==> inputs of job 6262 <==
==> flow/design.v <==
module arctan #
	(
		parameter integer C_S00_AXIS_TDATA_WIDTH	= 32,
		parameter integer C_M00_AXIS_TDATA_WIDTH	= 32,
    parameter integer ITERATIONS = 16
	)
	(
		input wire  s00_axis_aclk, s00_axis_aresetn,
		input wire  s00_axis_tlast, s00_axis_tvalid,
		input wire [C_S00_AXIS_TDATA_WIDTH-1 : 0] s00_axis_tdata,
		input wire [(C_S00_AXIS_TDATA_WIDTH/8)-1: 0] s00_axis_tstrb,
		output logic  s00_axis_tready,
		input wire  m00_axis_aclk, m00_axis_aresetn,
		input wire  m00_axis_tready,
		output logic  m00_axis_tvalid, m00_axis_tlast,
		output logic [C_M00_AXIS_TDATA_WIDTH-1 : 0] m00_axis_tdata,
		output logic [(C_M00_AXIS_TDATA_WIDTH/8)-1: 0] m00_axis_tstrb
	);
  parameter int PI_15 = 102943;
  logic m00_axis_tvalid_reg, m00_axis_tlast_reg;
  logic [C_M00_AXIS_TDATA_WIDTH-1 : 0] m00_axis_tdata_reg;
  logic [(C_M00_AXIS_TDATA_WIDTH/8)-1: 0] m00_axis_tstrb_reg;
  logic signed [(C_S00_AXIS_TDATA_WIDTH/2)-1:0] x_pipe [ITERATIONS-1:0];
  logic signed [(C_S00_AXIS_TDATA_WIDTH/2)-1:0] y_pipe [ITERATIONS-1:0];
  logic signed [(C_S00_AXIS_TDATA_WIDTH)-1:0] phase [ITERATIONS-1:0];
  logic [ITERATIONS-1:0] valid_pipe, tlast_pipe;
  logic [(C_S00_AXIS_TDATA_WIDTH/8)-1:0] strobe_pipe [ITERATIONS-1:0];
  assign s00_axis_tready = m00_axis_tready || ~valid_pipe[ITERATIONS-1];
  assign m00_axis_tvalid = valid_pipe[ITERATIONS-1];
  assign m00_axis_tlast = tlast_pipe[ITERATIONS-1];
  assign m00_axis_tstrb = strobe_pipe[ITERATIONS-1];
  logic signed [(C_S00_AXIS_TDATA_WIDTH/2)-1:0] atan_lut [ITERATIONS-1:0];
  always_comb begin
        atan_lut[0] = 16'h6487;   
        atan_lut[1] = 16'h3B58;   
        atan_lut[2] = 16'h1F5B;   
        atan_lut[3] = 16'h0FEA;   
        atan_lut[4] = 16'h07FD;   
        atan_lut[5] = 16'h03FF;   
        atan_lut[6] = 16'h01FF;   
        atan_lut[7] = 16'h00FF;   
        atan_lut[8] = 16'h007F;   
        atan_lut[9] = 16'h003F;   
        atan_lut[10] = 16'h001F;   
        atan_lut[11] = 16'h000F;   
        atan_lut[12] = 16'h0007;   
        atan_lut[13] = 16'h0003;   
        atan_lut[14] = 16'h0001;   
        atan_lut[15] = 16'h0000;   
  end
  wire signed [(C_S00_AXIS_TDATA_WIDTH/2)-1:0] x_in = s00_axis_tdata[(C_S00_AXIS_TDATA_WIDTH/2)-1: 0];
  wire signed [(C_S00_AXIS_TDATA_WIDTH/2)-1:0] y_in = s00_axis_tdata[C_S00_AXIS_TDATA_WIDTH-1:(C_S00_AXIS_TDATA_WIDTH/2)];
  assign m00_axis_tdata = phase[ITERATIONS-1];
  always_ff @(posedge s00_axis_aclk)begin
    if (s00_axis_aresetn==0)begin
      for (int i = 0; i < ITERATIONS; i++) begin
                x_pipe[i] <= '0;
                y_pipe[i] <= '0;
                phase[i] <= '0;
                valid_pipe[i] <= 1'b0;
                strobe_pipe[i] <= '0;
                tlast_pipe[i] <= 1'b0;
      end
    end else begin
      if (s00_axis_tready)begin
        if (s00_axis_tvalid) begin
            if ((x_in < 0 ) && (y_in< 0)) begin
              x_pipe[0] <= -x_in;
              y_pipe[0] <= -y_in;
              phase[0] <= -PI_15;
            end else if ((x_in < 0 ) && (y_in >= 0)) begin
              x_pipe[0] <= -x_in;
              y_pipe[0] <= -y_in;
              phase[0] <= PI_15;
            end else begin
              x_pipe[0] <= x_in;
              y_pipe[0] <= y_in;
              phase[0] <= '0;
            end
            valid_pipe[0] <= 1'b1;
            tlast_pipe[0] <= s00_axis_tlast;
            strobe_pipe[0] <= s00_axis_tstrb;
        end else begin
            valid_pipe[0] <= 1'b0;
            tlast_pipe[0] <= 1'b0;
            strobe_pipe[0] <= '0;
        end
        for (int i = 1; i < ITERATIONS; i++) begin
            if (valid_pipe[i-1]) begin
              if (y_pipe[i-1] >= 0) begin
                x_pipe[i] <= x_pipe[i-1] + (y_pipe[i-1] >>> i-1);
                y_pipe[i] <= y_pipe[i-1] - (x_pipe[i-1] >>> i-1);
                phase[i] <= phase[i-1] + atan_lut[i-1];
              end else begin
                x_pipe[i] <= x_pipe[i-1] - (y_pipe[i-1] >>> i-1);
                y_pipe[i] <= y_pipe[i-1] + (x_pipe[i-1] >>> i-1);
                phase[i] <= phase[i-1] - atan_lut[i-1];
              end
              valid_pipe[i] <= valid_pipe[i-1];
              strobe_pipe[i] <= strobe_pipe[i-1];
              tlast_pipe[i] <= tlast_pipe[i-1];
            end else begin
              valid_pipe[i] <= 0;
              strobe_pipe[i] <= 0;
              tlast_pipe[i] <= 0;
            end
        end
      end
    end
  end
endmodule
==> flow/run.sh <==
#!/bin/bash
# the make line also repeats each setting of config.mk as NAME=value (left out here)
make -C /OpenROAD-flow-scripts/flow DESIGN_CONFIG=/design/flow/config.mk WORK_HOME=/design/flow/orfs CLKGATE_MAP_FILE= finish
==> flow/config.mk <==
export PLATFORM = sky130hd
export DESIGN_NAME = arctan
export DESIGN_NICKNAME = arctan
export VERILOG_FILES = /design/flow/design.v
export SDC_FILE = /design/flow/constraint.sdc
export NUM_CORES = 4
export LEC_CHECK = 0
export ABC_AREA = 0
export CAP_MARGIN = 20
export CELL_PAD_IN_SITES_GLOBAL_PLACEMENT = 2
export CORE_MARGIN = 2
export CORE_UTILIZATION = 72
export CTS_CLUSTER_DIAMETER = 32
export CTS_CLUSTER_SIZE = 45
export MAX_ROUTING_LAYER = met4
export MIN_ROUTING_LAYER = met1
export PLACE_DENSITY = 0.67
export SETUP_SLACK_MARGIN = 0.08
export SLEW_MARGIN = 20
==> flow/constraint.sdc <==
create_clock -name core_clock -period 2.38 [get_ports {s00_axis_aclk}]
set_input_delay 0.4760 -clock core_clock [delete_from_list [all_inputs] [get_ports {s00_axis_aclk}]]
set_output_delay 0.4760 -clock core_clock [all_outputs]
set_load 0.01 [all_outputs]
==> job 7855 (differences from job 6262) <==
==> flow/config.mk (replaced) <==
export PLATFORM = sky130hd
export DESIGN_NAME = arctan
export DESIGN_NICKNAME = arctan
export VERILOG_FILES = /design/flow/design.v
export SDC_FILE = /design/flow/constraint.sdc
export NUM_CORES = 4
export LEC_CHECK = 0
export ABC_AREA = 0
export CAP_MARGIN = 20
export CORE_MARGIN = 2
export CORE_UTILIZATION = 72
export CTS_CLUSTER_DIAMETER = 336
export CTS_CLUSTER_SIZE = 98
export SLEW_MARGIN = 20
==> flow/constraint.sdc (replaced) <==
create_clock -name core_clock -period 2.49 [get_ports {s00_axis_aclk}]
set_input_delay 0.4980 -clock core_clock [delete_from_list [all_inputs] [get_ports {s00_axis_aclk}]]
set_output_delay 0.4980 -clock core_clock [all_outputs]
set_load 0.01 [all_outputs]
==> job 2453 (differences from job 6262) <==
==> flow/config.mk (replaced) <==
export PLATFORM = sky130hd
export DESIGN_NAME = arctan
export DESIGN_NICKNAME = arctan
export VERILOG_FILES = /design/flow/design.v
export SDC_FILE = /design/flow/constraint.sdc
export NUM_CORES = 4
export LEC_CHECK = 0
export CAP_MARGIN = 20
export CORE_MARGIN = 2
export CORE_UTILIZATION = 27
export SLEW_MARGIN = 20
==> flow/constraint.sdc (replaced) <==
create_clock -name core_clock -period 5.15 [get_ports {s00_axis_aclk}]
set_input_delay 1.0300 -clock core_clock [delete_from_list [all_inputs] [get_ports {s00_axis_aclk}]]
set_output_delay 1.0300 -clock core_clock [all_outputs]
set_load 0.01 [all_outputs]
==> results <==
item                                                                job 7855                      job 6262                 job 2453
Number of rows created at floorplan                                      119                           119                      195
Init Core Util                                                         72.5%                         72.5%                    27.1%
Die x size                                                            330 um                        330 um                   536 um
Sequential element share of the synthesized area                       26.2%                         26.2%                    26.2%
Quantity of I/O buffers inserted on ports                                 79                             -                       79
Die ar.                                                         109000 sq um                  109000 sq um             287000 sq um
MUX share of area                                                      1.27%                         1.27%                    1.27%
Core Box Area                                                   105000 sq um                  105000 sq um             282000 sq um
Number of cell instances after yosys synthesis                         10398                         10398                    10398
Worst Setup Slack post-DPL                                          -1140 ps                             -                   965 ps
Area after DPL                                                   95100 sq um                             -              80400 sq um
Final GP Congestion                                                    0.984                             -                    0.868
Instance count after placement with tap cells included                 13293                             -                    13698
I/O pin count                                                             82                             -                       82
Post-DP HPWL                                                       192000 um                             -                148000 um
Die H                                                                 330 um                        330 um                   536 um
Status                                                        did not finish                did not finish  complete, no violations
Failing step                                            clock tree synthesis  global placement without I/O                        -

---

==> build 58: inputs <==
// arctan: RTL as listed in full above, without the edits since
make LEC_CHECK=0 ABC_AREA=1 CAP_MARGIN=0 CORE_MARGIN=2 CORE_UTILIZATION=72 CTS_CLUSTER_DIAMETER=381 CTS_CLUSTER_SIZE=72 PLACE_DENSITY=0.64 SETUP_SLACK_MARGIN=0.27 SLEW_MARGIN=20 finish   # period 2.62 ns
run.sh (not shown) runs the stock make flow with config.mk's settings and CLKGATE_MAP_FILE=.
==> build 61: changes against build 58 <==
Settings changed: ABC_AREA 1 to unset, CAP_MARGIN 0 to 20, CORE_UTILIZATION 72 to 37, CTS_CLUSTER_DIAMETER 381 to unset, CTS_CLUSTER_SIZE 72 to unset, PLACE_DENSITY 0.64 to unset, SETUP_SLACK_MARGIN 0.27 to unset.
==> flow/constraint.sdc (replaced) <==
create_clock -name core_clock -period 4.47 [get_ports {s00_axis_aclk}]
set_input_delay 0.8940 -clock core_clock [delete_from_list [all_inputs] [get_ports {s00_axis_aclk}]]
set_output_delay 0.8940 -clock core_clock [all_outputs]
set_load 0.01 [all_outputs]
==> build 35: changes against build 58 <==
Settings changed: CAP_MARGIN 0 to 20, CORE_UTILIZATION 72 to 69, CTS_CLUSTER_DIAMETER 381 to unset, CTS_CLUSTER_SIZE 72 to unset, PLACE_DENSITY 0.64 to unset, SETUP_SLACK_MARGIN 0.27 to unset, TNS_END_PERCENT set to 5.
==> flow/constraint.sdc (replaced) <==
create_clock -name core_clock -period 2.74 [get_ports {s00_axis_aclk}]
set_input_delay 0.5480 -clock core_clock [delete_from_list [all_inputs] [get_ports {s00_axis_aclk}]]
set_output_delay 0.5480 -clock core_clock [all_outputs]
set_load 0.01 [all_outputs]
==> qor summary <==
Outcome: build 35 finished with violations; build 58 stopped before the end; build 61 timing/DRC/antenna clean
Failing step: build 35 -; build 58 5_1_grt; build 61 -
Layout check failures: build 35 setup timing; build 58 -; build 61 -
CP Buf/Inv Count: build 35 1; build 58 -; build 61 0
Post-synthesis cell count: build 35 15,669; build 58 15,669; build 61 10,398
TritonCTS Buffers: build 35 112; build 58 17; build 61 116
Power consumed by combinational cells: build 35 6790 uW; build 58 -; build 61 3000 uW
Worst Hold Class: build 35 in -> reg; build 58 -; build 61 reg -> reg
Count of vias placed by the detailed router: build 35 103,520; build 58 -; build 61 70,868
Share of synthesized area spent on multiplexers: build 35 0%; build 58 0%; build 61 1.27%
Sequential cell area fraction in the yosys report: build 35 22.0%; build 58 22.0%; build 61 26.2%
Synthesized cell area: build 35 91,300 um^2; build 58 91,300 um^2; build 61 76,300 um^2
Proportion of power drawn by combinational gates: build 35 17.7%; build 58 -; build 61 13.4%
CP max stage cell: build 35 ha_1; build 58 -; build 61 dfxtp_1
Starting density of the core: build 35 69.5%; build 58 72.6%; build 61 37.3%
Placed Cells: build 35 17,633; build 58 17,524; build 61 12,664
Via density: build 35 5.80; build 58 -; build 61 5.50
Startpoint of the worst setup timing path: build 35 x_pipe[1][1]; build 58 -; build 61 y_pipe[9][15]
Avg WL per Cell: build 35 16.3 um; build 58 -; build 61 16.5 um
Max-slew violation count: build 35 0; build 58 -; build 61 0
Worst Tran Pin Value: build 35 0.667 ns; build 58 -; build 61 0.962 ns
Worst reg2reg path startpoint: build 35 x_pipe[1][1]; build 58 -; build 61 y_pipe[9][15]
Number of stages on the worst setup path: build 35 17; build 58 -; build 61 12
Internal power summed over all cells: build 35 26,900 uW; build 58 -; build 61 16,300 uW

---

==> xenon: inputs <==
Starts from the design.v that is shown in full above.
clock: 5.0 ns
lec_check: 0
abc_area: 1
cap_margin: 20
cell_pad_in_sites_detail_placement: 2
core_aspect_ratio: 0.68
core_margin: 10
core_utilization: 40
cts_cluster_diameter: 167
cts_cluster_size: 24
gpl_routability_driven: 0
hold_slack_margin: 0.09
max_routing_layer: met5
setup_slack_margin: 0.7
slew_margin: 15
==> indigo (differences from xenon) <==
Settings changed: ABC_AREA 1 to not set, CELL_PAD_IN_SITES_DETAIL_PLACEMENT 2 to not set, CORE_ASPECT_RATIO 0.68 to not set, CORE_MARGIN 10 to 2, CORE_UTILIZATION 40 to 69, CTS_CLUSTER_DIAMETER 167 to not set, CTS_CLUSTER_SIZE 24 to not set, GPL_ROUTABILITY_DRIVEN 0 to not set, HOLD_SLACK_MARGIN 0.09 to not set, MAX_ROUTING_LAYER met5 to not set, SETUP_SLACK_MARGIN 0.7 to -0.29, SLEW_MARGIN 15 to 20.
==> flow/constraint.sdc (replaced) <==
create_clock -name core_clock -period 2.83 [get_ports {s00_axis_aclk}]
set_input_delay 0.5660 -clock core_clock [delete_from_list [all_inputs] [get_ports {s00_axis_aclk}]]
set_output_delay 0.5660 -clock core_clock [all_outputs]
set_load 0.01 [all_outputs]
==> flow_metrics.py <==
# Flow results
metrics = {
    "outcome": {
        "run_status": "did not finish",
        "failing_step": "global routing (5_1_grt)",
        "error_message": "[ERROR GRT-0232] Routing congestion too high. Check the congestion heatmap in the GUI.",
    },
    "floorplan": {
        "design.core.area_sq_um": 110000,
        "die-area_sq_um": 113000,
    },
    "logic_synthesis": {
        "yosys.area_share.xor_xnor_pct": 11.2,
        "synthesis.area_sq_um": 76300,
        "yosys-top-cells-count": "nand2_1 (1662), a21oi_1 (1145), dfxtp_1 (1001)",
        "synth_simple_gate_area_share_pct": 23.4,
    },
}
-- figures above: indigo

==> flow_metrics.py <==
# Flow results
metrics = {
    "outcome": {
        "run_status": "did not finish",
        "error_message": "[ERROR DPL-0033] detailed placement checks failed during check placement.",
        "failing_step": "detailed placement (3_5_place_dp)",
    },
    "logic_synthesis": {
        "synthesis.area_sq_um": 91300,
        "synth.ff_latch_count": 1001,
        "synth_simple_gate_area_share_pct": 33.6,
    },
    "floorplan": {
        "design.core.area_sq_um": 227000,
        "die-area_sq_um": 248000,
    },
}
-- figures above: xenon


---

==> job 8242 <==
Starts from the design.v that is shown in full above.
export LEC_CHECK = 0
export CAP_MARGIN = 20
export CORE_MARGIN = 2
export CORE_UTILIZATION = 40
export SLEW_MARGIN = 20
create_clock -name core_clock -period 5.0 [get_ports {s00_axis_aclk}]
==> job 9312: changes against job 8242 <==
- ABC_AREA: default -> 0
- CELL_PAD_IN_SITES_GLOBAL_PLACEMENT: default -> 2
- CORE_UTILIZATION: 40 -> 57
- CTS_CLUSTER_DIAMETER: default -> 32
- CTS_CLUSTER_SIZE: default -> 30
- MAX_ROUTING_LAYER: default -> met4
- MIN_ROUTING_LAYER: default -> met1
- PLACE_DENSITY: default -> 0.56
- SETUP_SLACK_MARGIN: default -> 0.08
==> flow/constraint.sdc (replaced) <==
create_clock -name core_clock -period 2.38 [get_ports {s00_axis_aclk}]
set_input_delay 0.4760 -clock core_clock [delete_from_list [all_inputs] [get_ports {s00_axis_aclk}]]
set_output_delay 0.4760 -clock core_clock [all_outputs]
set_load 0.01 [all_outputs]
==> job 3943: changes against job 8242 <==
- ABC_AREA: default -> 1
- CAP_MARGIN: 20 -> 0
- CELL_PAD_IN_SITES_GLOBAL_PLACEMENT: default -> 1
- CORE_UTILIZATION: 40 -> 47
- CTS_CLUSTER_DIAMETER: default -> 363
- CTS_CLUSTER_SIZE: default -> 61
- GPL_TIMING_DRIVEN: default -> 0
- MAX_ROUTING_LAYER: default -> met4
- MIN_ROUTING_LAYER: default -> met2
- PLACE_DENSITY: default -> 0.56
- TNS_END_PERCENT: default -> 65
==> flow/constraint.sdc (replaced) <==
create_clock -name core_clock -period 4.83 [get_ports {s00_axis_aclk}]
set_input_delay 0.9660 -clock core_clock [delete_from_list [all_inputs] [get_ports {s00_axis_aclk}]]
set_output_delay 0.9660 -clock core_clock [all_outputs]
set_load 0.01 [all_outputs]
==> run summary <==
First Err - [ERROR GPL-0301] Utilization 113.375 % exceeds 100%.
Synth top cells by count - nand2_1 (1662), a21oi_1 (1145), dfxtp_1 (1001)
status - did not finish
and+or+nand+nor area frac - 23.4%
Stop stage - 3_1_place_gp_skip_io
The numbers above come from job 9312.

==> run summary <==
Synth top cells by count - nand2_1 (4372), inv_1 (2679), nor2_1 (1615)
Yosys Chip Area - 91300 um^2
status - did not finish
Stop stage - 5_1_grt
CTS Buf Count - 20
and+or+nand+nor area frac - 33.6%
First Err - [ERROR GRT-0116] Global routing finished with congestion. Check the congestion regions in the DRC Viewer.
The numbers above come from job 3943.

==> run summary <==
and+or+nand+nor area frac - 23.4%
DPL Wire Length - 158000 um
Final non-clock buffer share - 1.99%
crit path from - y_pipe[9][15]$_SDFFE_PN0P_
status - timing/DRC/antenna clean
wire length on met1 - 98500 um
critical path launch point type - flip-flop
chip height - 441 um
Synth top cells by count - nand2_1 (1662), a21oi_1 (1145), dfxtp_1 (1001)
Worst EP required - 5.62 ns
The numbers above come from job 8242.

Power figures rest on the tool's default switching activity, not on a simulated workload.
